[design/flow/design.v]
module CORDIC_tanInv_sqrt(
    output [15:0] X0,   
    output [15:0] Y0,   
    output [15:0] Z0,   
    input  [15:0] Xin,
    input  [15:0] Yin,
    input  [15:0] Zin,   
    input  clk
);
    wire signed [15:0] x_reg [15:0];
    wire signed [15:0] y_reg [15:0];
    wire signed [15:0] z_reg [15:0];
    wire [15:0] x_reg_sh [15:0];
    wire [15:0] y_reg_sh [15:0];
    wire [15:0] sum_x [15:0];
    wire [15:0] sum_y [15:0];
    wire [15:0] sum_z [15:0];
    wire [15:0] y_co;
    wire [15:0] alpha[15:0];
    assign alpha[0]  = 16'h1921;
    assign alpha[1]  = 16'h0ed6;
    assign alpha[2]  = 16'h07d6;
    assign alpha[3]  = 16'h03fa;
    assign alpha[4]  = 16'h01ff;
    assign alpha[5]  = 16'h00ff;
    assign alpha[6]  = 16'h007f;
    assign alpha[7]  = 16'h003f;
    assign alpha[8]  = 16'h001f;
    assign alpha[9]  = 16'h000f;
    assign alpha[10] = 16'h0007;
    assign alpha[11] = 16'h0003;
    assign alpha[12] = 16'h0001;
    assign alpha[13] = 16'h0001;
    assign alpha[14] = 16'h0001;
    assign alpha[15] = 16'h0000;
    Register rx0(x_reg[0], Xin, clk);
    Register ry0(y_reg[0], Yin, clk);
    Register rz0(z_reg[0], Zin, clk);
    assign x_reg_sh[0] = x_reg[0] >>> 0;
    assign y_reg_sh[0] = y_reg[0] >>> 0;
    not n0(y_co[0], y_reg[0][15]);   
    adder_sub ax0(sum_x[0], , x_reg[0], y_reg_sh[0], y_reg[0][15]);
    adder_sub ay0(sum_y[0], , y_reg[0], x_reg_sh[0], y_co[0]);
    adder_sub az0(sum_z[0], , z_reg[0], alpha[0], y_reg[0][15]);
    genvar i;
    generate
        for (i=1; i<16; i=i+1) begin : vectoring_stages
            Register rx(x_reg[i], sum_x[i-1], clk);
            Register ry(y_reg[i], sum_y[i-1], clk);
            Register rz(z_reg[i], sum_z[i-1], clk);
            assign x_reg_sh[i] = x_reg[i] >>> i;
            assign y_reg_sh[i] = y_reg[i] >>> i;
            not yn(y_co[i], y_reg[i][15]);
            adder_sub ax(sum_x[i], , x_reg[i], y_reg_sh[i], y_reg[i][15]);
            adder_sub ay(sum_y[i], , y_reg[i], x_reg_sh[i], y_co[i]);
            adder_sub az(sum_z[i], , z_reg[i], alpha[i], y_reg[i][15]);
        end
    endgenerate
    Register rx16(X0, sum_x[15], clk);
    Register ry16(Y0, sum_y[15], clk);
    Register rz16(Z0, sum_z[15], clk);
endmodule
module adder_sub(
    output signed [15:0] sum,
    output               carry,     
    input  signed [15:0] in1,
    input  signed [15:0] in2,
    input                cin        
);
    assign carry = 0;   
    assign sum = cin ? (in1 - in2) : (in1 + in2);
endmodule
module Register(
    output reg [15:0] q,
    input      [15:0] d,
    input             clk
);
    always @(posedge clk) begin
        q <= d;
    end
endmodule
[design/flow/run.sh]
#!/bin/bash
# the make line also repeats each setting of config.mk as NAME=value (left out here)
make -C /OpenROAD-flow-scripts/flow DESIGN_CONFIG=/design/flow/config.mk WORK_HOME=/design/flow/orfs CLKGATE_MAP_FILE= finish
[design/flow/config.mk]
export PLATFORM = sky130hd
export DESIGN_NAME = CORDIC_tanInv_sqrt
export DESIGN_NICKNAME = CORDIC_tanInv_sqrt
export VERILOG_FILES = /design/flow/design.v
export SDC_FILE = /design/flow/constraint.sdc
export NUM_CORES = 4
export LEC_CHECK = 0
export CAP_MARGIN = 20
export CELL_PAD_IN_SITES_GLOBAL_PLACEMENT = 1
export CORE_MARGIN = 2
export CORE_UTILIZATION = 45
export HOLD_SLACK_MARGIN = 0.26
export SLEW_MARGIN = 20
[design/flow/constraint.sdc]
create_clock -name core_clock -period 7.0 [get_ports {clk}]
set_input_delay 1.4000 -clock core_clock [delete_from_list [all_inputs] [get_ports {clk}]]
set_output_delay 1.4000 -clock core_clock [all_outputs]
set_load 0.01 [all_outputs]
==> metrics.json, run 1 <==
{
  "crit_path_cell_trace": "clkinv_1 -> ha_1 -> a211oi_1 -> o21bai_1 -> a31oi_1 -> o21ai_0 -> o21a_1 -> or4_1 -> a31oi_1 -> xnor2_1",
  "per_cell_via_count_in_the_routed_design": 5.27,
  "whs_path_depth": 0,
  "timing.critical_path.from_type": "register",
  "clock_tree.root_cell": "clkbuf_16",
  "final.setup_skew_ns": 0.0229,
  "synth-main-ff-cell": "dfxtp_1",
  "ys_chip_area_mm2": 0.0522,
  "crit_path_max_fanout": 19,
  "simple_gate_share": 0.119,
  "setup-violations-final": 0,
  "maxCapViolations": 0,
  "area_growth_syn_to_layout_pct": 11.5,
  "cts-htree-levels": 3,
  "placement.io_buffers": 96,
  "rsz0062_at_grt": "false",
  "regToRegSetupSlack_ns": 3.36,
  "post_synth_inst_count": 5796,
  "setup.worst_path.end_class": "register",
  "clk_transition_reported_paths_ns": 0.06,
  "hold_viol": 0,
  "ctsLongestPathBuffers": 3,
  "rr_startpoint": "vectoring_stages[9].ry.q[15]$_DFF_P_",
  "numCtsBuffers": 95,
  "floorplan.die_area_mm2": 0.119,
  "number_of_global_route_vias_before_repair": 38500,
  "detail_route.wl_per_cell_um": 16.2,
  "hold_path.startpoint": "vectoring_stages[15].rz.q[15]$_DFF_P_",
  "synth_seq_share": 0.312,
  "core_area_mm2": 0.115,
  "worstSetupPathType": "reg2reg",
  "post-synth-top-area-cell": "dfxtp_1",
  "critPathLaunch": "vectoring_stages[9].ry.q[15]$_DFF_P_",
  "max_clock_freq_ghz": 0.275,
  "die_y_um": 345,
  "ctsResizeCount": 0,
  "detailedRoute.firstPassIterationCount": 5,
  "floorplanUtilization": 0.455,
  "fillCellCount": 10900,
  "globalRouteMet1Util": 0.272,
  "route.final.wire_length_um": 122000,
  "row_count": 124,
  "final_area_mm2": 0.0582,
  "synth_top_area_share": 0.312,
  "worst_slew_pin_slew_ns": 1.06,
  "yosys_register_bits": 815,
  "placedInstanceArea_mm2": 0.0550,
  "crit_path_end": "vectoring_stages[10].rz.q[15]$_DFF_P_",
  "yosys_warnings": 2,
  "post_cts_hold_buffer_count": 0,
  "post-route-period-util": 0.520,
  "edf_count": 0,
  "gr-usage-met2": 0.351,
  "timing.hold.worst_endpoint": "rz16.q[15]$_DFF_P_",
  "register_to_register_path_depth": 10,
  "groute.usage.overall": 0.205,
  "multi_input_comb_area_mm2": 0.0344,
  "vias": 39700,
  "cts.repair_timing.setup_buffer_count": 0,
  "detailedPlacementHpwl_um": 98600,
  "slowest_delay_ns": 0.72,
  "yosys-top-cells-area": "dfxtp_1, ha_1, xnor2_1, a21oi_1, xor2_1",
  "xor_share": 0.130,
  "run_status": "no timing/DRC/antenna violations",
  "insertion_delay_ns": 0.68,
  "postSynthNetCount": 6668,
  "post_synth_most_frequent_cells": "dfxtp_1, ha_1, a21oi_1, xnor2_1, nor2_1",
  "crit_path_top_delay_cell": "dfxtp_1",
  "tns_ns": 0,
  "clock_sink_count": 815,
  "dp_worst_setup_slack_ns": 3.38,
  "yosysUniqueCellTypes": 80,
  "io_pins": 97,
  "grt_antenna_before_repair": 4,
  "path_depth": 10,
  "critical_path_arrival_ns": 4.25,
  "fin_hold_ws_ns": 0.326,
  "timing.slew.headroom": 0.290,
  "cts_tree": "built",
  "grt_most_used_layer": "met2",
  "critical_path.top_delay_family": "AND-OR/OR-AND gates",
  "ant_nets": 0,
  "synth_adder_area_share": 0.204,
  "globalplace.congestion": 0.841,
  "timing.critical_path.required_ns": 7.61,
  "overflow_left_after_global_routing": 0,
  "wire_length_of_the_first_global_routing_pass_um": 199000,
  "synth-compound-area-share": 0.198,
  "slew_viol_final": 0,
  "post-route-worst-setup-slack_ns": 3.36,
  "path_buffers": 1,
  "synth.yosys.num_cells": 5796,
  "synth_async_sr_flop_share": 0,
  "mux_share": 0.00807,
  "stage_log_warnings": 88,
  "grt.met3_usage": 0.0230,
  "drt_first_iter_violations": 1943,
  "finalNetCount": 6813,
  "drc": 0,
  "seq_area_mm2": 0.0163,
  "post_synth.cell_area_avg_um2": 9.01,
  "mappedNetlistArea_mm2": 0.0522,
  "r2r_end": "vectoring_stages[10].rz.q[15]$_DFF_P_",
  "critPathMostFrequentCell": "a31oi_1",
  "pin_count_of_the_biggest_net_entering_global_routing": 53,
  "finalWorstPathRequiredPeriod_ns": 3.64,
  "netlist_logic_family_top": "adder cells",
  "yosys.cell_count.top_type": "dfxtp_1",
  "hold_path.class": "reg2reg",
  "die_w_um": 345
}
[routing by layer]
| metal | share of wire | up-vias |
|---|---|---|
| li1 | - | 20900 |
| met1 | 0.48 | 18200 |
| met2 | 0.47 | 508 |
| met3 | 0.032 | 133 |
| met4 | 0.024 | 0 |
| met5 | 0 | - |
[final cells by class]
| cell class | count | area share |
|---|---|---|
| Tap cell | 1512 | 0.0325 |
| Clock inverter | 55 | 0.0119 |
| Multi-Input combinational cell | 4582 | 0.591 |
| Timing Repair Buffer | 114 | 0.0188 |
| Sequential cell | 815 | 0.280 |
| Clock buffer | 120 | 0.0442 |
| Antenna cell | 1 | 0.0000430 |
| Inverter | 333 | 0.0215 |
[through the flow]
stage                      util  instances
final                     0.508       7532
after global routing      0.508       7531
after CTS                 0.508       7531
after detailed placement  0.479       7356
after global placement    0.479       7356
after floorplan               -       5796
==> inputs of run 2 (changes only) <==
Settings changed: ABC_AREA set to 0, CELL_PAD_IN_SITES_GLOBAL_PLACEMENT 1 to unset, CORE_UTILIZATION 45 to 72, CTS_CLUSTER_DIAMETER set to 391, CTS_CLUSTER_SIZE set to 100, HOLD_SLACK_MARGIN 0.26 to unset.
Clock period 7.0 ns to 2.54 ns, I/O delays scaled along.
==> metrics.json, run 2 <==
{
  "run_status": "stopped before the end",
  "lastStage": "clock tree synthesis (4_1_cts)",
  "toolErrorMsg": "[ERROR DPL-0033] detailed placement checks failed during check placement.",
  "die_y_um": 273,
  "row_count": 98,
  "detailedPlacementHpwl_um": 110000,
  "mux_share": 0.00807,
  "post_synth_inst_count": 5796,
  "floorplan.die_area_mm2": 0.0747,
  "post-synth-top-area-cell": "dfxtp_1",
  "xor_share": 0.130,
  "synth-compound-area-share": 0.198,
  "post_synth.cell_area_avg_um2": 9.01,
  "dp_worst_setup_slack_ns": -0.527,
  "globalplace.congestion": 0.956,
  "floorplanUtilization": 0.729,
  "edf_count": 0,
  "core_area_mm2": 0.0716,
  "postSynthNetCount": 6668,
  "die_w_um": 273,
  "post_synth_most_frequent_cells": "dfxtp_1, ha_1, a21oi_1, xnor2_1, nor2_1",
  "io_pins": 97,
  "mappedNetlistArea_mm2": 0.0522,
  "yosysUniqueCellTypes": 80,
  "placement.io_buffers": 96,
  "synth-main-ff-cell": "dfxtp_1",
  "synth_top_area_share": 0.312,
  "synth_async_sr_flop_share": 0,
  "synth_adder_area_share": 0.204,
  "simple_gate_share": 0.119,
  "yosys_warnings": 2,
  "yosys_register_bits": 815,
  "netlist_logic_family_top": "adder cells",
  "yosys.cell_count.top_type": "dfxtp_1",
  "synth.yosys.num_cells": 5796,
  "yosys-top-cells-area": "dfxtp_1, ha_1, xnor2_1, a21oi_1, xor2_1",
  "ys_chip_area_mm2": 0.0522,
  "synth_seq_share": 0.312
}
run 2: through the flow:
stage                      util  cells  instance area [um^2]
after floorplan               -   5796                 53800
after global placement    0.886   7830                 63500
after detailed placement  0.886   7830                 63500
==> inputs of run 3 (changes only) <==
Settings changed: ABC_AREA 0 to unset, CAP_MARGIN 20 to 15, CORE_ASPECT_RATIO set to 0.91, CTS_CLUSTER_DIAMETER 391 to 361, CTS_CLUSTER_SIZE 100 to 45, GPL_ROUTABILITY_DRIVEN set to 1, MAX_ROUTING_LAYER set to met4, SETUP_SLACK_MARGIN set to 0.85, SLEW_MARGIN 20 to 10.
Clock period 2.54 ns to 2.96 ns, I/O delays scaled along.
==> metrics.json, run 3 <==
{
  "run_status": "stopped before the end",
  "lastStage": "global routing (5_1_grt)",
  "yosys.cell_count.top_type": "dfxtp_1",
  "xor_share": 0.130,
  "placement.io_buffers": 96,
  "mux_share": 0.00807,
  "dp_worst_setup_slack_ns": -0.135,
  "ctsLongestPathBuffers": 3,
  "detailedPlacementHpwl_um": 95800,
  "die_w_um": 286,
  "yosys-top-cells-area": "dfxtp_1, ha_1, xnor2_1, a21oi_1, xor2_1",
  "synth_async_sr_flop_share": 0,
  "synth.yosys.num_cells": 5796,
  "cts-htree-levels": 1,
  "synth-compound-area-share": 0.198,
  "clock_sink_count": 815,
  "floorplan.die_area_mm2": 0.0747,
  "post-synth-top-area-cell": "dfxtp_1",
  "post_synth_most_frequent_cells": "dfxtp_1, ha_1, a21oi_1, xnor2_1, nor2_1",
  "globalplace.congestion": 0.949,
  "synth-main-ff-cell": "dfxtp_1",
  "ys_chip_area_mm2": 0.0522,
  "core_area_mm2": 0.0721,
  "die_y_um": 261,
  "netlist_logic_family_top": "adder cells",
  "post_synth.cell_area_avg_um2": 9.01,
  "post_cts_hold_buffer_count": 0,
  "yosys_register_bits": 815,
  "yosys_warnings": 2,
  "io_pins": 97,
  "clock_tree.root_cell": "clkbuf_16",
  "postSynthNetCount": 6668,
  "post_synth_inst_count": 5796,
  "yosysUniqueCellTypes": 80,
  "mappedNetlistArea_mm2": 0.0522,
  "numCtsBuffers": 22,
  "edf_count": 0,
  "synth_adder_area_share": 0.204,
  "row_count": 94,
  "synth_seq_share": 0.312,
  "simple_gate_share": 0.119,
  "floorplanUtilization": 0.724,
  "synth_top_area_share": 0.312
}
==> run 3: timing repair <==
item,in CTS
pin swaps,242
gates resized,389
setup endpoints to repair,499
gates cloned,1
buffers inserted,178
==> run 3: metrics by stage <==
stage | instances | instance area, um^2
CTS | 7273 | 61100
global placement | 7061 | 57500
floorplan | 5796 | 53900
detailed placement | 7061 | 57500
==> inputs of run 4 (changes only) <==
Settings changed: CAP_MARGIN 15 to 20, CORE_ASPECT_RATIO 0.91 to unset, CORE_UTILIZATION 72 to 70, CTS_CLUSTER_DIAMETER 361 to unset, CTS_CLUSTER_SIZE 45 to 21, GPL_ROUTABILITY_DRIVEN 1 to unset, HOLD_SLACK_MARGIN set to 0.27, MAX_ROUTING_LAYER met4 to unset, SETUP_SLACK_MARGIN 0.85 to unset, SLEW_MARGIN 10 to 20.
Clock period 2.96 ns to 2.66 ns, I/O delays scaled along.
==> metrics.json, run 4 <==
{
  "run_status": "stopped before the end",
  "lastStage": "global routing (5_1_grt)",
  "toolErrorMsg": "[ERROR DPL-0038] Utilization greater than 100%, impossible to legalize",
  "floorplanUtilization": 0.704,
  "die_y_um": 277,
  "post-synth-top-area-cell": "dfxtp_1",
  "yosys-top-cells-area": "dfxtp_1, ha_1, xnor2_1, a21oi_1, xor2_1",
  "xor_share": 0.130,
  "clock_tree.root_cell": "clkbuf_16",
  "mux_share": 0.00807,
  "row_count": 100,
  "ys_chip_area_mm2": 0.0522,
  "floorplan.die_area_mm2": 0.0768,
  "cts-htree-levels": 3,
  "edf_count": 0,
  "synth.yosys.num_cells": 5796,
  "simple_gate_share": 0.119,
  "synth-compound-area-share": 0.198,
  "placedInstanceArea_mm2": 0.0616,
  "numCtsBuffers": 90,
  "synth-main-ff-cell": "dfxtp_1",
  "die_w_um": 277,
  "netlist_logic_family_top": "adder cells",
  "synth_adder_area_share": 0.204,
  "io_pins": 97,
  "synth_async_sr_flop_share": 0,
  "globalplace.congestion": 0.951,
  "mappedNetlistArea_mm2": 0.0522,
  "clock_sink_count": 815,
  "yosys_warnings": 2,
  "yosysUniqueCellTypes": 80,
  "core_area_mm2": 0.0742,
  "postSynthNetCount": 6668,
  "post_synth.cell_area_avg_um2": 9.01,
  "yosys.cell_count.top_type": "dfxtp_1",
  "detailedPlacementHpwl_um": 102000,
  "yosys_register_bits": 815,
  "ctsLongestPathBuffers": 3,
  "post_synth_inst_count": 5796,
  "synth_top_area_share": 0.312,
  "post_synth_most_frequent_cells": "dfxtp_1, ha_1, a21oi_1, xnor2_1, nor2_1",
  "placement.io_buffers": 96,
  "synth_seq_share": 0.312
}
run 4: through the flow:
step           instances  TNS, ns  worst slack, ns
3_5_place_dp        7685   -24.71           -0.447
4_1_cts             8035    -5.51           -0.267
3_3_place_gp        7685   -14.68           -0.303
2_1_floorplan       5796    -1.98           -0.240
run 4: what timing repair did:
item / CTS
gates cloned: 0
resized: 583
setup endpoints to repair: 205
hold buffers: 0
pin swaps: 403
setup buffers: 191
==> inputs of run 5 (changes only) <==
Settings changed: CTS_CLUSTER_SIZE 21 to 37, HOLD_SLACK_MARGIN 0.27 to unset, SETUP_SLACK_MARGIN set to -0.14.
Clock period 2.66 ns to 2.68 ns, I/O delays scaled along.
==> metrics.json, run 5 <==
{
  "run_status": "complete, but fails checks",
  "failed_checks": "negative setup slack",
  "floorplanUtilization": 0.704,
  "xor_share": 0.130,
  "max_clock_freq_ghz": 0.254,
  "die_w_um": 277,
  "mux_share": 0.00807,
  "yosysUniqueCellTypes": 80,
  "ctsLongestPathBuffers": 3,
  "yosys-top-cells-area": "dfxtp_1, ha_1, xnor2_1, a21oi_1, xor2_1",
  "maxCapViolations": 0,
  "critPathMostFrequentCell": "a21oi_4",
  "finalNetCount": 7886,
  "timing.critical_path.required_ns": 3.15,
  "wirelength_met1_um": 65500,
  "clock_sink_count": 815,
  "numCtsBuffers": 86,
  "synth_top_area_share": 0.312,
  "worst_slew_pin_slew_ns": 1.35,
  "synth_async_sr_flop_share": 0,
  "critPathLaunch": "vectoring_stages[2].ry.q[3]$_DFF_P_",
  "layout.cells.non_filler": 8058,
  "placedInstanceArea_mm2": 0.0614,
  "post_cts_hold_buffer_count": 0,
  "path_depth": 13,
  "ys_chip_area_mm2": 0.0522,
  "crit_path_end": "vectoring_stages[3].rx.q[12]$_DFF_P_",
  "stage_log_warnings": 91,
  "ant_nets": 0,
  "top_layer": "met5",
  "globalplace.congestion": 0.966,
  "setup-violations-final": 280,
  "register_to_register_path_depth": 13,
  "area_growth_syn_to_layout_pct": 33.3,
  "placement.io_buffers": 96,
  "yosys.cell_count.top_type": "dfxtp_1",
  "crit_path_cell_trace": "inv_2 -> ha_4 -> nor2_1 -> xnor2_1 -> ha_1 -> a21o_1 -> a21oi_4 -> nand2b_4 -> a21oi_2 -> or3_4 -> a21oi_4 -> a22oi_2 -> xor2_1",
  "post-synth-top-area-cell": "dfxtp_1",
  "regToRegSetupSlack_ns": -1.26,
  "hold_viol": 0,
  "die_y_um": 277,
  "detail_route.wl_per_cell_um": 25.4,
  "met3_length_um": 22400,
  "final.setup_skew_ns": 0.0447,
  "drc": 0,
  "placed_cells_incl_taps": 7717,
  "cts-htree-levels": 3,
  "crit_path_top_delay_cell": "xor2_1",
  "hold_path.startpoint": "Xin[13]",
  "whs_path_depth": 1,
  "io_pins": 97,
  "vias": 55700,
  "netlist_logic_family_top": "adder cells",
  "setup.worst_path.end_class": "register",
  "row_count": 100,
  "cts_tree": "built",
  "core_area_mm2": 0.0742,
  "route.final.wire_length_um": 205000,
  "synth_seq_share": 0.312,
  "grt_antenna_before_repair": 9,
  "per_cell_via_count_in_the_routed_design": 6.92,
  "path_buffers": 1,
  "finalWorstPathRequiredPeriod_ns": 3.94,
  "postSynthNetCount": 6668,
  "wire_length_of_the_first_global_routing_pass_um": 236000,
  "fillCellCount": 2350,
  "synth.yosys.num_cells": 5796,
  "timing.critical_path.from_type": "register",
  "synth-main-ff-cell": "dfxtp_1",
  "slowest_delay_ns": 1.05,
  "post-route-period-util": 1.47,
  "simple_gate_share": 0.119,
  "drt_first_iter_violations": 6406,
  "detailedPlacementHpwl_um": 102000,
  "rsz0062_at_grt": "true",
  "timing.slew.headroom": 0.0988,
  "floorplan.die_area_mm2": 0.0768,
  "critical_path.top_delay_family": "XOR/XNOR gates",
  "number_of_global_route_vias_before_repair": 49400,
  "met2WireLength_um": 93300,
  "synth_adder_area_share": 0.204,
  "overflow_left_after_global_routing": 0,
  "synth-compound-area-share": 0.198,
  "hold_path.class": "in2reg",
  "rr_startpoint": "vectoring_stages[2].ry.q[3]$_DFF_P_",
  "detailedRoute.firstPassIterationCount": 17,
  "mappedNetlistArea_mm2": 0.0522,
  "pin_count_of_the_biggest_net_entering_global_routing": 45,
  "groute.usage.overall": 0.366,
  "yosys_register_bits": 815,
  "edf_count": 0,
  "clock_tree.root_cell": "clkbuf_16",
  "yosys_warnings": 2,
  "worstSetupPathType": "reg2reg",
  "crit_path_max_fanout": 3,
  "slew_viol_final": 0,
  "post-route-worst-setup-slack_ns": -1.26,
  "clk_transition_reported_paths_ns": 0.06,
  "post_synth_inst_count": 5796,
  "post_synth.cell_area_avg_um2": 9.01,
  "critical_path_arrival_ns": 4.41,
  "insertion_delay_ns": 0.72,
  "timing.hold.worst_endpoint": "rx0.q[13]$_DFF_P_",
  "r2r_end": "vectoring_stages[3].rx.q[12]$_DFF_P_",
  "final_area_mm2": 0.0696,
  "post_synth_most_frequent_cells": "dfxtp_1, ha_1, a21oi_1, xnor2_1, nor2_1"
}
run 5: final cells by class:
cell class                 count  area (um^2)  area share
clock inverter                47          644     0.00926
multi-input combinational   4582        38100       0.548
tap                          969         1210      0.0174
antenna                        5         12.5    0.000180
inverter                     333         1290      0.0186
sequential                   815        16400       0.236
clock buffer                 111         2420      0.0347
timing repair buffer        1196         9470       0.136
run 5: repair_timing:
item	in CTS	in global routing
buffers inserted	79	133
resized	264	646
endpoints found under the setup margin	132	219
pin swaps	141	457
run 5: through the flow:
stage          utilization  setup slack (ns)  TNS [ns]  hold WS (ns)
6_report             0.938             -1.26    -67.50         0.273
5_1_grt              0.938             -1.12    -87.22         0.273
4_1_cts              0.890            -0.266    -17.05         0.278
3_5_place_dp         0.828            -0.414    -26.40         0.313
3_3_place_gp         0.828            -0.321    -17.46         0.311
2_1_floorplan            -            -0.226     -5.65         0.310
run 5: layer usage:
layer  global-route usage  vias to the layer above
met4                0.194                       12
met5                    0                        -
met1                0.397                    25600
met3               0.0579                     2255
li1                     -                    23100
met2                0.683                     4740
==> inputs of run 6 (changes only) <==
Settings changed: CORE_UTILIZATION 70 to 57, CTS_CLUSTER_SIZE 37 to unset, SETUP_SLACK_MARGIN -0.14 to unset, TNS_END_PERCENT set to 20.
Clock period 2.68 ns to 6.03 ns, I/O delays scaled along.
==> metrics.json, run 6 <==
{
  "crit_path_max_fanout": 17,
  "placement.io_buffers": 96,
  "stage_log_warnings": 88,
  "yosys_warnings": 2,
  "numCtsBuffers": 91,
  "synth_async_sr_flop_share": 0,
  "per_cell_via_count_in_the_routed_design": 5.62,
  "route.final.wire_length_um": 115000,
  "clock_sink_count": 815,
  "edf_count": 0,
  "slew_viol_final": 0,
  "detail_route.wl_per_cell_um": 16.0,
  "drc": 0,
  "hold_path.startpoint": "vectoring_stages[15].rz.q[7]$_DFF_P_",
  "fillCellCount": 7890,
  "post-synth-top-area-cell": "dfxtp_1",
  "postSynthNetCount": 6668,
  "clk_transition_reported_paths_ns": 0.06,
  "ant_nets": 0,
  "cts_tree": "built",
  "maxCapViolations": 0,
  "synth-main-ff-cell": "dfxtp_1",
  "xor_share": 0.130,
  "regToRegSetupSlack_ns": 2.21,
  "yosys_register_bits": 815,
  "synth_seq_share": 0.312,
  "utilization": 0.634,
  "synth_top_area_share": 0.312,
  "whs_path_depth": 0,
  "setup.worst_path.end_class": "register",
  "die_y_um": 307,
  "grt_antenna_before_repair": 0,
  "drt_first_iter_violations": 2316,
  "synth.yosys.num_cells": 5796,
  "globalplace.congestion": 0.858,
  "post_synth_most_frequent_cells": "dfxtp_1, ha_1, a21oi_1, xnor2_1, nor2_1",
  "timing.critical_path.from_type": "register",
  "max_clock_freq_ghz": 0.262,
  "groute.usage.overall": 0.243,
  "number_of_global_route_vias_before_repair": 38600,
  "fin_hold_ws_ns": 0.325,
  "timing.critical_path.required_ns": 6.58,
  "ctsLongestPathBuffers": 3,
  "yosys-top-cells-area": "dfxtp_1, ha_1, xnor2_1, a21oi_1, xor2_1",
  "floorplanUtilization": 0.572,
  "critPathLaunch": "vectoring_stages[3].ry.q[15]$_DFF_P_",
  "path_depth": 12,
  "ys_chip_area_mm2": 0.0522,
  "synth-compound-area-share": 0.198,
  "post_cts_hold_buffer_count": 0,
  "cts-htree-levels": 3,
  "overflow_left_after_global_routing": 0,
  "worstSetupPathType": "reg2reg",
  "post_synth_inst_count": 5796,
  "yosysUniqueCellTypes": 80,
  "final.setup_skew_ns": 0.0228,
  "area_growth_syn_to_layout_pct": 10.7,
  "route.antenna.diode_count": 0,
  "timing.slew.headroom": 0.306,
  "row_count": 111,
  "io_pins": 97,
  "finalNetCount": 6808,
  "die_w_um": 307,
  "post-route-worst-setup-slack_ns": 2.21,
  "detailedRoute.firstPassIterationCount": 5,
  "crit_path_cell_trace": "inv_1 -> o21ai_0 -> xnor2_1 -> ha_1 -> nand2_1 -> o21ai_0 -> a31o_2 -> a21oi_1 -> o21ai_0 -> o31ai_1 -> mux2i_1 -> nand3_1",
  "critical_path_arrival_ns": 4.37,
  "path_buffers": 1,
  "post-route-period-util": 0.634,
  "vias": 40400,
  "setup-violations-final": 0,
  "mappedNetlistArea_mm2": 0.0522,
  "hold_viol": 0,
  "hold_path.class": "reg2reg",
  "finalWorstPathRequiredPeriod_ns": 3.82,
  "yosys.cell_count.top_type": "dfxtp_1",
  "insertion_delay_ns": 0.66,
  "cts.repair_timing.setup_buffer_count": 0,
  "simple_gate_share": 0.119,
  "post_synth.cell_area_avg_um2": 9.01,
  "core_area_mm2": 0.0912,
  "crit_path_end": "vectoring_stages[4].ry.q[15]$_DFF_P_",
  "wire_length_of_the_first_global_routing_pass_um": 190000,
  "r2r_end": "vectoring_stages[4].ry.q[15]$_DFF_P_",
  "netlist_logic_family_top": "adder cells",
  "mux_share": 0.00807,
  "synth_adder_area_share": 0.204,
  "critical_path.top_delay_family": "AND-OR/OR-AND gates",
  "ctsResizeCount": 0,
  "critPathMostFrequentCell": "o21ai_0",
  "pin_count_of_the_biggest_net_entering_global_routing": 53,
  "run_status": "no timing/DRC/antenna violations",
  "dp_worst_setup_slack_ns": 2.30,
  "crit_path_top_delay_cell": "dfxtp_1",
  "worst_slew_pin_slew_ns": 1.04,
  "slowest_delay_ns": 0.88,
  "rsz0062_at_grt": "false",
  "rr_startpoint": "vectoring_stages[3].ry.q[15]$_DFF_P_",
  "detailedPlacementHpwl_um": 92100,
  "clock_tree.root_cell": "clkbuf_16",
  "register_to_register_path_depth": 12,
  "tns_ns": 0,
  "timing.hold.worst_endpoint": "rz16.q[7]$_DFF_P_",
  "floorplan.die_area_mm2": 0.0941
}
==> run 6: layout make-up <==
class	instances	area [um^2]	share of cell area
Multi-Input combinational cell	4582	34400	0.595
Sequential cell	815	16300	0.282
Clock buffer	121	2610	0.0451
Tap cell	1186	1480	0.0257
Inverter	333	1250	0.0216
Timing Repair Buffer	113	1090	0.0188
Clock inverter	44	661	0.0114
==> run 6: through the flow <==
step | area, um^2 | std cells
after floorplan | 52200 | 5796
after global routing | 57800 | 7194
final | 57800 | 7194
after global placement | 54500 | 7029
after CTS | 57800 | 7194
after detailed placement | 54500 | 7029
==> run 6: routing by layer <==
metal	part of all wire	track usage
met3	0.040	0.0307
met2	0.47	0.420
met5	0	0
met1	0.46	0.311
met4	0.029	0.0839
==> inputs of run 7 (changes only) <==
Settings changed: CELL_PAD_IN_SITES_GLOBAL_PLACEMENT set to 0, CORE_UTILIZATION 57 to 45, GPL_ROUTABILITY_DRIVEN set to 1, GPL_TIMING_DRIVEN set to 1, HOLD_SLACK_MARGIN set to 0.26, MIN_ROUTING_LAYER set to met2, SETUP_SLACK_MARGIN set to 0.8, TNS_END_PERCENT 20 to 30.
Clock period 6.03 ns to 5.49 ns, I/O delays scaled along.
==> metrics.json, run 7 <==
{
  "slowest_delay_ns": 0.83,
  "critPathMostFrequentCell": "o21ai_0",
  "timing.hold.worst_endpoint": "rz16.q[15]$_DFF_P_",
  "groute.usage.overall": 0.308,
  "setup.worst_path.end_class": "register",
  "ctsLongestPathBuffers": 3,
  "synth.yosys.num_cells": 5796,
  "ys_chip_area_mm2": 0.0522,
  "rr_startpoint": "vectoring_stages[3].ry.q[15]$_DFF_P_",
  "setup-violations-final": 0,
  "critPathLaunch": "vectoring_stages[3].ry.q[15]$_DFF_P_",
  "grt_antenna_before_repair": 3,
  "number_of_global_route_vias_before_repair": 59700,
  "globalplace.congestion": 0.904,
  "top_layer": "met5",
  "slew_viol_final": 0,
  "synth_top_area_share": 0.312,
  "rsz0062_at_grt": "false",
  "mappedNetlistArea_mm2": 0.0522,
  "regToRegSetupSlack_ns": 1.64,
  "crit_path_cell_trace": "inv_1 -> o21ai_0 -> xnor2_1 -> ha_1 -> a21oi_1 -> o21ai_0 -> a31o_2 -> a21oi_1 -> o21ai_0 -> o31ai_1 -> mux2i_1 -> nand3_1",
  "simple_gate_share": 0.119,
  "pin_count_of_the_biggest_net_entering_global_routing": 53,
  "critical_path_arrival_ns": 4.40,
  "timing.critical_path.required_ns": 6.04,
  "post_cts_hold_buffer_count": 0,
  "floorplan.die_area_mm2": 0.119,
  "synth-compound-area-share": 0.198,
  "max_clock_freq_ghz": 0.259,
  "hold_path.class": "reg2reg",
  "yosys.cell_count.top_type": "dfxtp_1",
  "route.final.wire_length_um": 124000,
  "ant_nets": 0,
  "register_to_register_path_depth": 12,
  "path_buffers": 1,
  "worst_slew_pin_slew_ns": 1.02,
  "path_depth": 12,
  "postSynthNetCount": 6668,
  "yosysUniqueCellTypes": 80,
  "yosys_warnings": 2,
  "finalWorstPathRequiredPeriod_ns": 3.85,
  "clock_tree.root_cell": "clkbuf_16",
  "wire_length_of_the_first_global_routing_pass_um": 197000,
  "wirelength_met1_um": 0,
  "xor_share": 0.130,
  "detailedPlacementHpwl_um": 95900,
  "drc": 0,
  "edf_count": 0,
  "run_status": "no timing/DRC/antenna violations",
  "final.setup_skew_ns": 0.0552,
  "maxCapViolations": 0,
  "area_growth_syn_to_layout_pct": 12.0,
  "cts_tree": "built",
  "met3_length_um": 47000,
  "mux_share": 0.00807,
  "vias": 57300,
  "synth-main-ff-cell": "dfxtp_1",
  "crit_path_top_delay_cell": "dfxtp_1",
  "post_synth_inst_count": 5796,
  "io_pins": 97,
  "netlist_logic_family_top": "adder cells",
  "finalNetCount": 6813,
  "r2r_end": "vectoring_stages[4].ry.q[15]$_DFF_P_",
  "placement.io_buffers": 96,
  "crit_path_end": "vectoring_stages[4].ry.q[15]$_DFF_P_",
  "worstSetupPathType": "reg2reg",
  "critical_path.top_delay_family": "AND-OR/OR-AND gates",
  "hold_path.startpoint": "vectoring_stages[15].rz.q[15]$_DFF_P_",
  "post-synth-top-area-cell": "dfxtp_1",
  "row_count": 124,
  "post_synth_most_frequent_cells": "dfxtp_1, ha_1, a21oi_1, xnor2_1, nor2_1",
  "clk_transition_reported_paths_ns": 0.06,
  "whs_path_depth": 0,
  "die_w_um": 345,
  "dp_worst_setup_slack_ns": 1.86,
  "synth_adder_area_share": 0.204,
  "post-route-period-util": 0.702,
  "yosys_register_bits": 815,
  "clock_sink_count": 815,
  "cts-htree-levels": 3,
  "per_cell_via_count_in_the_routed_design": 7.60,
  "yosys-top-cells-area": "dfxtp_1, ha_1, xnor2_1, a21oi_1, xor2_1",
  "floorplanUtilization": 0.455,
  "die_y_um": 345,
  "crit_path_max_fanout": 16,
  "stage_log_warnings": 86,
  "overflow_left_after_global_routing": 0,
  "timing.slew.headroom": 0.317,
  "timing.critical_path.from_type": "register",
  "hold_viol": 0,
  "synth_async_sr_flop_share": 0,
  "detail_route.wl_per_cell_um": 16.4,
  "synth_seq_share": 0.312,
  "numCtsBuffers": 93,
  "insertion_delay_ns": 0.71,
  "post_synth.cell_area_avg_um2": 9.01,
  "drt_first_iter_violations": 8168,
  "core_area_mm2": 0.115,
  "ctsResizeCount": 0,
  "utilization": 0.510,
  "tns_ns": 0,
  "detailedRoute.firstPassIterationCount": 43,
  "cts.repair_timing.setup_buffer_count": 0,
  "post-route-worst-setup-slack_ns": 1.64,
  "met2WireLength_um": 67900
}
-- run 7: layer usage --
| metal | up-vias | global-route usage |
|---|---|---|
| li1 | 20700 | - |
| met1 | 20900 | - |
| met2 | 14500 | 0.389 |
| met3 | 1215 | 0.394 |
| met4 | 16 | 0.0513 |
| met5 | - | 0.0409 |
-- run 7: metrics by stage --
stage	area, um^2	hold WS, ns	std cells
floorplan	52200	0.310	5796
global placement	55000	0.312	7357
detailed placement	55000	0.312	7357
CTS	58400	0.326	7531
global route	58500	0.329	7539
finish	58500	0.325	7544
-- run 7: final cells by class --
| type | count | area [um^2] |
|---|---|---|
| Antenna cell | 12 | 30.0 |
| Clock buffer | 116 | 2560 |
| Clock inverter | 58 | 916 |
| Fill cell | 10800 | 56200 |
| Inverter | 333 | 1250 |
| Multi-Input combinational cell | 4582 | 34400 |
| Sequential cell | 815 | 16300 |
| Tap cell | 1512 | 1890 |
| Timing Repair Buffer | 116 | 1110 |
==> inputs of run 8 (changes only) <==
Settings changed: CAP_MARGIN 20 to 5, CELL_PAD_IN_SITES_GLOBAL_PLACEMENT 0 to unset, CORE_UTILIZATION 45 to 70, GPL_ROUTABILITY_DRIVEN 1 to unset, GPL_TIMING_DRIVEN 1 to unset, HOLD_SLACK_MARGIN 0.26 to unset, MAX_ROUTING_LAYER set to met4, MIN_ROUTING_LAYER met2 to unset, SETUP_SLACK_MARGIN 0.8 to 0.83, TNS_END_PERCENT 30 to unset.
Clock period 5.49 ns to 3.41 ns, I/O delays scaled along.
==> metrics.json, run 8 <==
{
  "post_synth_inst_count": 5796,
  "lastStage": "global routing (5_1_grt)",
  "mux_share": 0.00807,
  "simple_gate_share": 0.119,
  "synth_adder_area_share": 0.204,
  "cts-htree-levels": 3,
  "yosys_register_bits": 815,
  "numCtsBuffers": 86,
  "clock_sink_count": 815,
  "floorplan.die_area_mm2": 0.0768,
  "globalplace.congestion": 0.928,
  "groute.usage.overall": 0.732,
  "overflow_left_after_global_routing": 55,
  "ctsLongestPathBuffers": 3,
  "die_y_um": 277,
  "yosys-top-cells-area": "dfxtp_1, ha_1, xnor2_1, a21oi_1, xor2_1",
  "post_cts_hold_buffer_count": 0,
  "synth.yosys.num_cells": 5796,
  "floorplanUtilization": 0.704,
  "yosysUniqueCellTypes": 80,
  "post_synth_most_frequent_cells": "dfxtp_1, ha_1, a21oi_1, xnor2_1, nor2_1",
  "postSynthNetCount": 6668,
  "dp_worst_setup_slack_ns": 0.254,
  "yosys.cell_count.top_type": "dfxtp_1",
  "core_area_mm2": 0.0742,
  "clock_tree.root_cell": "clkbuf_16",
  "ys_chip_area_mm2": 0.0522,
  "synth-compound-area-share": 0.198,
  "toolErrorMsg": "[ERROR GRT-0232] Routing congestion too high. Check the congestion heatmap in the GUI.",
  "synth_async_sr_flop_share": 0,
  "run_status": "stopped before the end",
  "synth_seq_share": 0.312,
  "synth_top_area_share": 0.312,
  "xor_share": 0.130,
  "mappedNetlistArea_mm2": 0.0522,
  "post_synth.cell_area_avg_um2": 9.01,
  "edf_count": 0,
  "netlist_logic_family_top": "adder cells",
  "placement.io_buffers": 96,
  "yosys_warnings": 2,
  "post-synth-top-area-cell": "dfxtp_1",
  "die_w_um": 277,
  "detailedPlacementHpwl_um": 92000,
  "io_pins": 97,
  "row_count": 100,
  "synth-main-ff-cell": "dfxtp_1"
}
-- run 8: what timing repair did --
action | in CTS
resized | 759
setup buffers | 418
setup endpoints to repair | 276
gates cloned | 1
pin swaps | 534
-- run 8: through the flow --
step / hold WS (ns) / instances / cell area, um^2
4_1_cts: 0.326 / 7401 / 64700
2_1_floorplan: 0.310 / 5796 / 53500
3_3_place_gp: 0.312 / 6821 / 55400
3_5_place_dp: 0.312 / 6821 / 55400
-- run 8: metal layers --
layer	GRT overflow	track usage
met5	-	-
met4	28	0.791
met3	4	0.513
met2	23	0.937
met1	0	0.678
==> inputs of run 9 (changes only) <==
Settings changed: CAP_MARGIN 5 to 15, CORE_ASPECT_RATIO set to 1.04, CORE_UTILIZATION 70 to 72, CTS_CLUSTER_DIAMETER set to 30, GPL_ROUTABILITY_DRIVEN set to 1, SETUP_SLACK_MARGIN 0.83 to unset, SLEW_MARGIN 20 to 10, TNS_END_PERCENT set to 5.
Clock period 3.41 ns to 2.96 ns, I/O delays scaled along.
==> metrics.json, run 9 <==
{
  "floorplanUtilization": 0.728,
  "yosys_register_bits": 815,
  "crit_path_top_delay_cell": "o21ai_0",
  "clk_transition_reported_paths_ns": 0.05,
  "timing.slew.headroom": 0.512,
  "regToRegSetupSlack_ns": -0.26,
  "failed_checks": "negative setup slack",
  "post_synth_inst_count": 5796,
  "path_depth": 15,
  "r2r_end": "vectoring_stages[7].ry.q[15]$_DFF_P_",
  "setup-violations-final": 36,
  "hold_viol": 0,
  "die_w_um": 268,
  "crit_path_cell_trace": "nor2_2 -> nand3b_1 -> nor2_1 -> nor2_1 -> xor2_1 -> buf_4 -> ha_1 -> nand2_1 -> o21ai_0 -> a41oi_2 -> o21ai_2 -> nand4_1 -> nand2_1 -> a21oi_2 -> xnor2_1",
  "core_area_mm2": 0.0717,
  "clock_sink_count": 815,
  "mux_share": 0.00807,
  "grt_antenna_before_repair": 1,
  "number_of_global_route_vias_before_repair": 47300,
  "cts-htree-levels": 4,
  "synth_top_area_share": 0.312,
  "post_synth.cell_area_avg_um2": 9.01,
  "fillCellCount": 3157,
  "cts_tree": "built",
  "io_pins": 97,
  "max_clock_freq_ghz": 0.311,
  "post_synth_most_frequent_cells": "dfxtp_1, ha_1, a21oi_1, xnor2_1, nor2_1",
  "timing.critical_path.from_type": "register",
  "postSynthNetCount": 6668,
  "vias": 47400,
  "placement.io_buffers": 96,
  "finalWorstPathRequiredPeriod_ns": 3.22,
  "route.final.wire_length_um": 149000,
  "hold_path.class": "in2reg",
  "area_growth_syn_to_layout_pct": 24.3,
  "worst_slew_pin_slew_ns": 0.722,
  "netlist_logic_family_top": "adder cells",
  "tns_ns": -3.22,
  "ant_nets": 0,
  "synth_async_sr_flop_share": 0,
  "timing.critical_path.required_ns": 3.58,
  "final.setup_skew_ns": 0.0308,
  "wire_length_of_the_first_global_routing_pass_um": 227000,
  "drt_first_iter_violations": 3844,
  "per_cell_via_count_in_the_routed_design": 6.24,
  "ys_chip_area_mm2": 0.0522,
  "synth.yosys.num_cells": 5796,
  "die_y_um": 279,
  "critical_path.top_delay_family": "simple AND/OR/NAND/NOR gates",
  "slowest_delay_ns": 0.42,
  "row_count": 100,
  "yosys-top-cells-area": "dfxtp_1, ha_1, xnor2_1, a21oi_1, xor2_1",
  "slew_viol_final": 0,
  "pin_count_of_the_biggest_net_entering_global_routing": 34,
  "hold_path.startpoint": "Yin[6]",
  "rr_startpoint": "vectoring_stages[6].rx.q[9]$_DFF_P_",
  "path_buffers": 1,
  "synth_adder_area_share": 0.204,
  "insertion_delay_ns": 0.76,
  "setup.worst_path.end_class": "register",
  "mappedNetlistArea_mm2": 0.0522,
  "floorplan.die_area_mm2": 0.0747,
  "finalNetCount": 7377,
  "simple_gate_share": 0.119,
  "critPathLaunch": "vectoring_stages[6].rx.q[9]$_DFF_P_",
  "worstSetupPathType": "reg2reg",
  "register_to_register_path_depth": 15,
  "post_cts_hold_buffer_count": 0,
  "synth_seq_share": 0.312,
  "clock_tree.root_cell": "clkbuf_16",
  "synth-compound-area-share": 0.198,
  "detail_route.wl_per_cell_um": 19.7,
  "yosysUniqueCellTypes": 80,
  "post-synth-top-area-cell": "dfxtp_1",
  "groute.usage.overall": 0.380,
  "post-route-worst-setup-slack_ns": -0.259,
  "globalplace.congestion": 0.988,
  "ctsLongestPathBuffers": 3,
  "maxCapViolations": 0,
  "crit_path_max_fanout": 3,
  "drc": 0,
  "edf_count": 0,
  "post-route-period-util": 1.09,
  "critical_path_arrival_ns": 3.84,
  "whs_path_depth": 1,
  "overflow_left_after_global_routing": 0,
  "utilization": 0.905,
  "crit_path_end": "vectoring_stages[7].ry.q[15]$_DFF_P_",
  "yosys.cell_count.top_type": "dfxtp_1",
  "timing.hold.worst_endpoint": "ry0.q[6]$_DFF_P_",
  "detailedPlacementHpwl_um": 96000,
  "rsz0062_at_grt": "true",
  "stage_log_warnings": 91,
  "detailedRoute.firstPassIterationCount": 6,
  "xor_share": 0.130,
  "synth-main-ff-cell": "dfxtp_1",
  "yosys_warnings": 2,
  "numCtsBuffers": 154,
  "run_status": "complete, but fails checks"
}
## run 9: cell type report
| class | instances | area, um^2 | area share |
|---|---|---|---|
| Antenna cell | 1 | 2.50 | 0.0000386 |
| Clock buffer | 201 | 4330 | 0.0667 |
| Clock inverter | 83 | 1070 | 0.0165 |
| Inverter | 333 | 1260 | 0.0194 |
| Multi-Input combinational cell | 4582 | 35700 | 0.550 |
| Sequential cell | 815 | 16400 | 0.252 |
| Tap cell | 969 | 1210 | 0.0187 |
| Timing Repair Buffer | 619 | 4940 | 0.0762 |
## run 9: what timing repair did
item | 4_1_cts | 5_1_grt
buffers inserted | 3 | 28
resized | 119 | 233
pin swaps | 22 | 92
setup endpoints to repair | 92 | 156
## run 9: through the flow
stage / hold WS, ns / worst slack [ns] / instance area, um^2 / instances
detailed placement: 0.312 / -0.305 / 57900 / 7288
global route: 0.276 / -0.516 / 64900 / 7603
floorplan: 0.310 / -0.121 / 52300 / 5796
finish: 0.278 / -0.259 / 64900 / 7603
global placement: 0.310 / -0.216 / 57900 / 7288
CTS: 0.258 / -0.149 / 63800 / 7575
## run 9: metal layers
| metal | track usage | vias to the layer above | wire length [um] |
|---|---|---|---|
| met2 | 0.680 | 2144 | 75600 |
| met4 | 0.214 | 0 | 9880 |
| met5 | - | - | 0 |
| met3 | 0.0625 | 795 | 9010 |
| met1 | 0.393 | 22400 | 54900 |
| li1 | - | 22100 | - |
==> inputs of run 10 (changes only) <==
Settings changed: CAP_MARGIN 15 to 20, CELL_PAD_IN_SITES_GLOBAL_PLACEMENT set to 1, CORE_ASPECT_RATIO 1.04 to unset, CORE_UTILIZATION 72 to 29, CTS_CLUSTER_DIAMETER 30 to unset, CTS_CLUSTER_SIZE set to 15, GPL_ROUTABILITY_DRIVEN 1 to unset, HOLD_SLACK_MARGIN set to 0.2, MAX_ROUTING_LAYER met4 to unset, MIN_ROUTING_LAYER set to met2, PLACE_DENSITY set to 0.37, SLEW_MARGIN 10 to 40, TNS_END_PERCENT 5 to unset.
Clock period 2.96 ns to 2.34 ns, I/O delays scaled along.
==> metrics.json, run 10 <==
{
  "run_status": "complete, but fails checks",
  "failed_checks": "design-rule violations, negative setup slack",
  "row_count": 155,
  "worst_slew_pin_slew_ns": 0.565,
  "route.final.wire_length_um": 171000,
  "hold_path.class": "in2reg",
  "yosys.cell_count.top_type": "dfxtp_1",
  "critPathMostFrequentCell": "o21ai_4",
  "whs_path_depth": 1,
  "timing.hold.worst_endpoint": "ry0.q[13]$_DFF_P_",
  "placement.io_buffers": 96,
  "globalplace.congestion": 0.844,
  "post-route-period-util": 1.30,
  "area_growth_syn_to_layout_pct": 64.2,
  "path_depth": 13,
  "r2r_end": "vectoring_stages[4].ry.q[15]$_DFF_P_",
  "xor_share": 0.130,
  "per_cell_via_count_in_the_routed_design": 6.49,
  "simple_gate_share": 0.119,
  "fillCellCount": 17100,
  "detailedPlacementHpwl_um": 131000,
  "cts_tree": "built",
  "pin_count_of_the_biggest_net_entering_global_routing": 45,
  "floorplan.die_area_mm2": 0.183,
  "synth-main-ff-cell": "dfxtp_1",
  "detailedRoute.firstPassIterationCount": 10,
  "timing.critical_path.from_type": "register",
  "post-route-worst-setup-slack_ns": -0.695,
  "tns_ns": -70.53,
  "register_to_register_path_depth": 13,
  "insertion_delay_ns": 0.76,
  "groute.usage.overall": 0.272,
  "clk_transition_reported_paths_ns": 0.06,
  "critPathLaunch": "vectoring_stages[3].rx.q[3]$_DFF_P_",
  "dp_worst_setup_slack_ns": -0.715,
  "synth-compound-area-share": 0.198,
  "synth_adder_area_share": 0.204,
  "path_buffers": 1,
  "rsz0062_at_grt": "true",
  "numCtsBuffers": 105,
  "post_synth.cell_area_avg_um2": 9.01,
  "maxCapViolations": 0,
  "core_area_mm2": 0.179,
  "postSynthNetCount": 6668,
  "yosys_warnings": 2,
  "worstSetupPathType": "reg2reg",
  "mux_share": 0.00807,
  "setup-violations-final": 302,
  "synth_seq_share": 0.312,
  "drc": 1,
  "ys_chip_area_mm2": 0.0522,
  "final.setup_skew_ns": 0.0324,
  "critical_path_arrival_ns": 3.66,
  "finalWorstPathRequiredPeriod_ns": 3.04,
  "die_w_um": 428,
  "clock_tree.root_cell": "clkbuf_16",
  "cts-htree-levels": 3,
  "post_synth_most_frequent_cells": "dfxtp_1, ha_1, a21oi_1, xnor2_1, nor2_1",
  "stage_log_warnings": 91,
  "post_synth_inst_count": 5796,
  "critical_path.top_delay_family": "AND-OR/OR-AND gates",
  "overflow_left_after_global_routing": 0,
  "seq_area_mm2": 0.0165,
  "netlist_logic_family_top": "adder cells",
  "crit_path_end": "vectoring_stages[4].ry.q[15]$_DFF_P_",
  "yosys_register_bits": 815,
  "synth_async_sr_flop_share": 0,
  "floorplanUtilization": 0.292,
  "post-synth-top-area-cell": "dfxtp_1",
  "hold_viol": 0,
  "die_y_um": 428,
  "number_of_global_route_vias_before_repair": 76700,
  "synth_top_area_share": 0.312,
  "mappedNetlistArea_mm2": 0.0522,
  "crit_path_top_delay_cell": "or4_4",
  "yosysUniqueCellTypes": 80,
  "setup.worst_path.end_class": "register",
  "io_pins": 97,
  "utilization": 0.480,
  "vias": 68000,
  "rr_startpoint": "vectoring_stages[3].rx.q[3]$_DFF_P_",
  "synth.yosys.num_cells": 5796,
  "finalNetCount": 8895,
  "yosys-top-cells-area": "dfxtp_1, ha_1, xnor2_1, a21oi_1, xor2_1",
  "timing.critical_path.required_ns": 2.97,
  "edf_count": 0,
  "grt_antenna_before_repair": 0,
  "detail_route.wl_per_cell_um": 16.3,
  "slowest_delay_ns": 0.57,
  "hold_path.startpoint": "Yin[13]",
  "ant_nets": 0,
  "wire_length_of_the_first_global_routing_pass_um": 265000,
  "slew_viol_final": 0,
  "crit_path_max_fanout": 3,
  "clock_sink_count": 815,
  "regToRegSetupSlack_ns": -0.70,
  "multi_input_comb_area_mm2": 0.0432,
  "crit_path_cell_trace": "buf_6 -> or4_4 -> o21ai_4 -> xnor2_2 -> ha_4 -> a21oi_2 -> o211ai_1 -> a31o_2 -> a21oi_4 -> o21ai_4 -> o31ai_4 -> mux2i_1 -> nand3_1",
  "timing.slew.headroom": 0.621,
  "ctsLongestPathBuffers": 3,
  "drt_first_iter_violations": 5432,
  "max_clock_freq_ghz": 0.329
}
run 10: per-layer routing:
| layer | up-vias | part of all wire | GRT usage |
|---|---|---|---|
| li1 | 24900 | - | - |
| met1 | 25100 | 0 | - |
| met2 | 17200 | 0.56 | 0.330 |
| met3 | 750 | 0.39 | 0.370 |
| met4 | 34 | 0.041 | 0.0342 |
| met5 | - | 0.0064 | 0.0403 |
run 10: timing repair:
action | CTS | global route
setup endpoints to repair | 351 | 400
pin swaps | 760 | 547
resized | 993 | 559
hold buffers | 46 | 0
setup buffers | 307 | 125
endpoints found under the hold margin | 46 | 0
run 10: stage by stage:
step                instance area (um^2)  hold slack, ns  instances
floorplan                          55000           0.310       5796
global placement                   71200           0.312       9885
detailed placement                 71200           0.312       9885
CTS                                82200           0.206      10400
global route                       85700           0.256      10500
finish                             85700           0.307      10500
run 10: area by class of cell:
type,instances,area share
tap,2355,0.0344
sequential,815,0.193
antenna,7,0.000204
multi-input combinational,4582,0.504
clock buffer,140,0.0349
timing repair buffer,2186,0.209
clock inverter,55,0.00851
inverter,333,0.0159
==> inputs of run 11 (changes only) <==
Settings changed: CELL_PAD_IN_SITES_GLOBAL_PLACEMENT 1 to unset, CORE_UTILIZATION 29 to 11, CTS_CLUSTER_SIZE 15 to unset, HOLD_SLACK_MARGIN 0.2 to unset, MIN_ROUTING_LAYER met2 to unset, PLACE_DENSITY 0.37 to unset, SLEW_MARGIN 40 to 20.
Clock period 2.34 ns to 10.7 ns, I/O delays scaled along.
==> metrics.json, run 11 <==
{
  "seq_area_mm2": 0.0163,
  "per_cell_via_count_in_the_routed_design": 3.16,
  "crit_path_cell_trace": "buf_4 -> clkinv_1 -> nor2_1 -> a21oi_1 -> ha_1 -> a21oi_1 -> o21ai_0 -> and3_1 -> a221o_1 -> a21oi_1 -> o21ai_1 -> a2111oi_0 -> nor3_1",
  "ctsLongestPathBuffers": 3,
  "post_cts_hold_buffer_count": 0,
  "stage_log_warnings": 86,
  "netlist_logic_family_top": "adder cells",
  "yosys.cell_count.top_type": "dfxtp_1",
  "path_buffers": 2,
  "detailedRoute.firstPassIterationCount": 5,
  "clk_transition_reported_paths_ns": 0.07,
  "post-route-period-util": 0.343,
  "tns_ns": 0,
  "path_depth": 13,
  "drc": 0,
  "yosys_warnings": 2,
  "clock_sink_count": 815,
  "worstSetupPathType": "reg2reg",
  "cts_tree": "built",
  "hold_viol": 0,
  "fillCellCount": 53700,
  "maxCapViolations": 0,
  "regToRegSetupSlack_ns": 7.03,
  "rsz0062_at_grt": "false",
  "finalWorstPathRequiredPeriod_ns": 3.67,
  "post_synth_most_frequent_cells": "dfxtp_1, ha_1, a21oi_1, xnor2_1, nor2_1",
  "postSynthNetCount": 6668,
  "multi_input_comb_area_mm2": 0.0344,
  "core_area_mm2": 0.474,
  "crit_path_top_delay_cell": "a2111oi_0",
  "hold_path.class": "reg2reg",
  "floorplan.die_area_mm2": 0.480,
  "setup-violations-final": 0,
  "grt_antenna_before_repair": 0,
  "post_synth_inst_count": 5796,
  "run_status": "no timing/DRC/antenna violations",
  "crit_path_end": "vectoring_stages[12].ry.q[15]$_DFF_P_",
  "cts.repair_timing.setup_buffer_count": 0,
  "slew_viol_final": 0,
  "mappedNetlistArea_mm2": 0.0522,
  "synth_adder_area_share": 0.204,
  "ys_chip_area_mm2": 0.0522,
  "clock_tree.root_cell": "clkbuf_16",
  "yosysUniqueCellTypes": 80,
  "critical_path_arrival_ns": 4.19,
  "numCtsBuffers": 74,
  "timing.critical_path.from_type": "register",
  "timing.critical_path.required_ns": 11.22,
  "ctsResizeCount": 0,
  "register_to_register_path_depth": 13,
  "xor_share": 0.130,
  "post-synth-top-area-cell": "dfxtp_1",
  "synth_seq_share": 0.312,
  "die_y_um": 693,
  "rr_startpoint": "vectoring_stages[11].ry.q[15]$_DFF_P_",
  "placement.io_buffers": 96,
  "io_pins": 97,
  "globalplace.congestion": 0.825,
  "row_count": 253,
  "synth-main-ff-cell": "dfxtp_1",
  "hold_path.startpoint": "vectoring_stages[15].rz.q[13]$_DFF_P_",
  "yosys-top-cells-area": "dfxtp_1, ha_1, xnor2_1, a21oi_1, xor2_1",
  "worst_slew_pin_slew_ns": 1.00,
  "area_growth_syn_to_layout_pct": 21.6,
  "vias": 38600,
  "overflow_left_after_global_routing": 0,
  "detailedPlacementHpwl_um": 82700,
  "final.setup_skew_ns": 0.0267,
  "drt_first_iter_violations": 1596,
  "finalNetCount": 6789,
  "synth_async_sr_flop_share": 0,
  "max_clock_freq_ghz": 0.272,
  "critPathLaunch": "vectoring_stages[11].ry.q[15]$_DFF_P_",
  "pin_count_of_the_biggest_net_entering_global_routing": 53,
  "die_w_um": 693,
  "r2r_end": "vectoring_stages[12].ry.q[15]$_DFF_P_",
  "fin_hold_ws_ns": 0.327,
  "setup.worst_path.end_class": "register",
  "critical_path.top_delay_family": "AND-OR/OR-AND gates",
  "ant_nets": 0,
  "simple_gate_share": 0.119,
  "crit_path_max_fanout": 30,
  "number_of_global_route_vias_before_repair": 36900,
  "whs_path_depth": 0,
  "floorplanUtilization": 0.110,
  "timing.hold.worst_endpoint": "rz16.q[13]$_DFF_P_",
  "route.final.wire_length_um": 105000,
  "timing.slew.headroom": 0.330,
  "critPathMostFrequentCell": "a21oi_1",
  "yosys_register_bits": 815,
  "detail_route.wl_per_cell_um": 8.62,
  "insertion_delay_ns": 0.67,
  "synth-compound-area-share": 0.198,
  "synth_top_area_share": 0.312,
  "post_synth.cell_area_avg_um2": 9.01,
  "groute.usage.overall": 0.0424,
  "synth.yosys.num_cells": 5796,
  "mux_share": 0.00807,
  "edf_count": 0,
  "wire_length_of_the_first_global_routing_pass_um": 178000,
  "cts-htree-levels": 3,
  "slowest_delay_ns": 0.47
}
==> run 11: layout make-up <==
cell class,instances,area share
Antenna cell,1,0.0000394
Clock buffer,101,0.0335
Clock inverter,36,0.00814
Inverter,333,0.0197
Multi-Input combinational cell,4582,0.542
Sequential cell,815,0.257
Tap cell,6247,0.123
Timing Repair Buffer,111,0.0169
==> run 11: per-stage QoR <==
stage	std cells	util	setup WS [ns]	cell area, um^2
global placement	12100	0.128	7.01	60900
global route	12200	0.134	6.75	63500
finish	12200	0.134	7.03	63500
detailed placement	12100	0.128	7.09	60900
CTS	12200	0.134	6.97	63500
floorplan	5796	-	7.11	52200
==> run 11: layer usage <==
layer	vias to the layer above	GRT usage	routed length [um]
met2	529	0.0629	41600
met3	132	0.00763	3700
li1	20900	-	-
met4	0	0.00834	1790
met5	-	0	0
met1	17100	0.0633	58300
==> inputs of run 12 (changes only) <==
Settings changed: CORE_UTILIZATION 11 to 45, SETUP_SLACK_MARGIN set to 0.39.
Clock period 10.7 ns to 3.71 ns, I/O delays scaled along.
==> metrics.json, run 12 <==
{
  "run_status": "no timing/DRC/antenna violations",
  "ctsLongestPathBuffers": 3,
  "mux_share": 0.00807,
  "pin_count_of_the_biggest_net_entering_global_routing": 49,
  "die_y_um": 345,
  "finalNetCount": 6859,
  "vias": 40100,
  "synth-compound-area-share": 0.198,
  "io_pins": 97,
  "mappedNetlistArea_mm2": 0.0522,
  "crit_path_top_delay_cell": "or3_1",
  "fillCellCount": 10700,
  "worst_slew_pin_slew_ns": 0.817,
  "post_synth.cell_area_avg_um2": 9.01,
  "path_buffers": 0,
  "route.antenna.diode_count": 0,
  "xor_share": 0.130,
  "grt_antenna_before_repair": 1,
  "cts-htree-levels": 3,
  "hold_path.startpoint": "vectoring_stages[15].rz.q[8]$_DFF_P_",
  "per_cell_via_count_in_the_routed_design": 5.29,
  "register_to_register_path_depth": 13,
  "slew_viol_final": 0,
  "synth_adder_area_share": 0.204,
  "die_w_um": 345,
  "r2r_end": "vectoring_stages[5].rx.q[15]$_DFF_P_",
  "ys_chip_area_mm2": 0.0522,
  "worstSetupPathType": "reg2reg",
  "ant_nets": 0,
  "setup-violations-final": 0,
  "yosysUniqueCellTypes": 80,
  "critical_path_arrival_ns": 3.76,
  "overflow_left_after_global_routing": 0,
  "post_synth_most_frequent_cells": "dfxtp_1, ha_1, a21oi_1, xnor2_1, nor2_1",
  "crit_path_end": "vectoring_stages[5].rx.q[15]$_DFF_P_",
  "route.final.wire_length_um": 114000,
  "placedInstanceArea_mm2": 0.0552,
  "postSynthNetCount": 6668,
  "post_cts_hold_buffer_count": 0,
  "core_area_mm2": 0.115,
  "synth-main-ff-cell": "dfxtp_1",
  "edf_count": 0,
  "detailedRoute.firstPassIterationCount": 7,
  "timing.critical_path.from_type": "register",
  "globalplace.congestion": 0.882,
  "stage_log_warnings": 87,
  "setup.worst_path.end_class": "register",
  "max_clock_freq_ghz": 0.315,
  "slowest_delay_ns": 0.42,
  "area_growth_syn_to_layout_pct": 13.1,
  "rr_startpoint": "vectoring_stages[4].ry.q[9]$_DFF_P_",
  "drc": 0,
  "clock_sink_count": 815,
  "tns_ns": 0,
  "regToRegSetupSlack_ns": 0.53,
  "floorplanUtilization": 0.455,
  "critPathLaunch": "vectoring_stages[4].ry.q[9]$_DFF_P_",
  "yosys_register_bits": 815,
  "yosys.cell_count.top_type": "dfxtp_1",
  "cts_tree": "built",
  "synth_top_area_share": 0.312,
  "synth_seq_share": 0.312,
  "number_of_global_route_vias_before_repair": 39000,
  "synth_async_sr_flop_share": 0,
  "hold_path.class": "reg2reg",
  "hold_viol": 0,
  "clk_transition_reported_paths_ns": 0.06,
  "synth.yosys.num_cells": 5796,
  "clock_tree.root_cell": "clkbuf_16",
  "whs_path_depth": 0,
  "netlist_logic_family_top": "adder cells",
  "drt_first_iter_violations": 1888,
  "insertion_delay_ns": 0.68,
  "crit_path_max_fanout": 8,
  "detail_route.wl_per_cell_um": 15.1,
  "groute.usage.overall": 0.189,
  "maxCapViolations": 0,
  "critical_path.top_delay_family": "AND-OR/OR-AND gates",
  "floorplan.die_area_mm2": 0.119,
  "detailedPlacementHpwl_um": 91500,
  "crit_path_cell_trace": "or3_1 -> or3_1 -> nor2_1 -> nor2_1 -> xnor2_1 -> ha_2 -> a21o_1 -> a21o_1 -> a21oi_2 -> o22ai_1 -> a211o_1 -> a21oi_1 -> xnor2_1",
  "timing.critical_path.required_ns": 4.29,
  "final_area_mm2": 0.0591,
  "post-synth-top-area-cell": "dfxtp_1",
  "numCtsBuffers": 94,
  "final.setup_skew_ns": 0.0361,
  "yosys_warnings": 2,
  "timing.slew.headroom": 0.447,
  "simple_gate_share": 0.119,
  "rsz0062_at_grt": "true",
  "wire_length_of_the_first_global_routing_pass_um": 187000,
  "row_count": 124,
  "timing.hold.worst_endpoint": "rz16.q[8]$_DFF_P_",
  "post_synth_inst_count": 5796,
  "post-route-period-util": 0.857,
  "finalWorstPathRequiredPeriod_ns": 3.18,
  "placement.io_buffers": 96,
  "yosys-top-cells-area": "dfxtp_1, ha_1, xnor2_1, a21oi_1, xor2_1",
  "path_depth": 13
}
-- run 12: final cells by class --
class	count	area, um^2	area share
Clock inverter	46	564	0.00955
Inverter	333	1260	0.0213
Multi-Input combinational cell	4582	34800	0.589
Clock buffer	130	2760	0.0467
Timing Repair Buffer	161	1450	0.0246
Tap cell	1512	1890	0.0320
Sequential cell	815	16400	0.277
-- run 12: metrics by stage --
| stage | instances | hold WS [ns] | setup WS (ns) | utilization |
|---|---|---|---|---|
| final | 7579 | 0.323 | 0.531 | 0.515 |
| after global routing | 7579 | 0.332 | 0.356 | 0.515 |
| after CTS | 7569 | 0.325 | 0.404 | 0.511 |
| after detailed placement | 7393 | 0.312 | 0.251 | 0.482 |
| after global placement | 7393 | 0.311 | 0.263 | 0.482 |
| after floorplan | 5796 | 0.310 | 0.409 | - |
-- run 12: repair_timing --
action,CTS,global route
pin swaps,0,11
endpoints found under the setup margin,15,73
gates resized,14,115
buffers inserted,0,10
-- run 12: routing by layer --
metal	track usage	vias to the layer above	wire, um
met4	0.0571	0	3130
met3	0.0232	184	3180
met5	0	-	0
met1	0.224	18400	50600
met2	0.353	539	57300
li1	-	21000	-
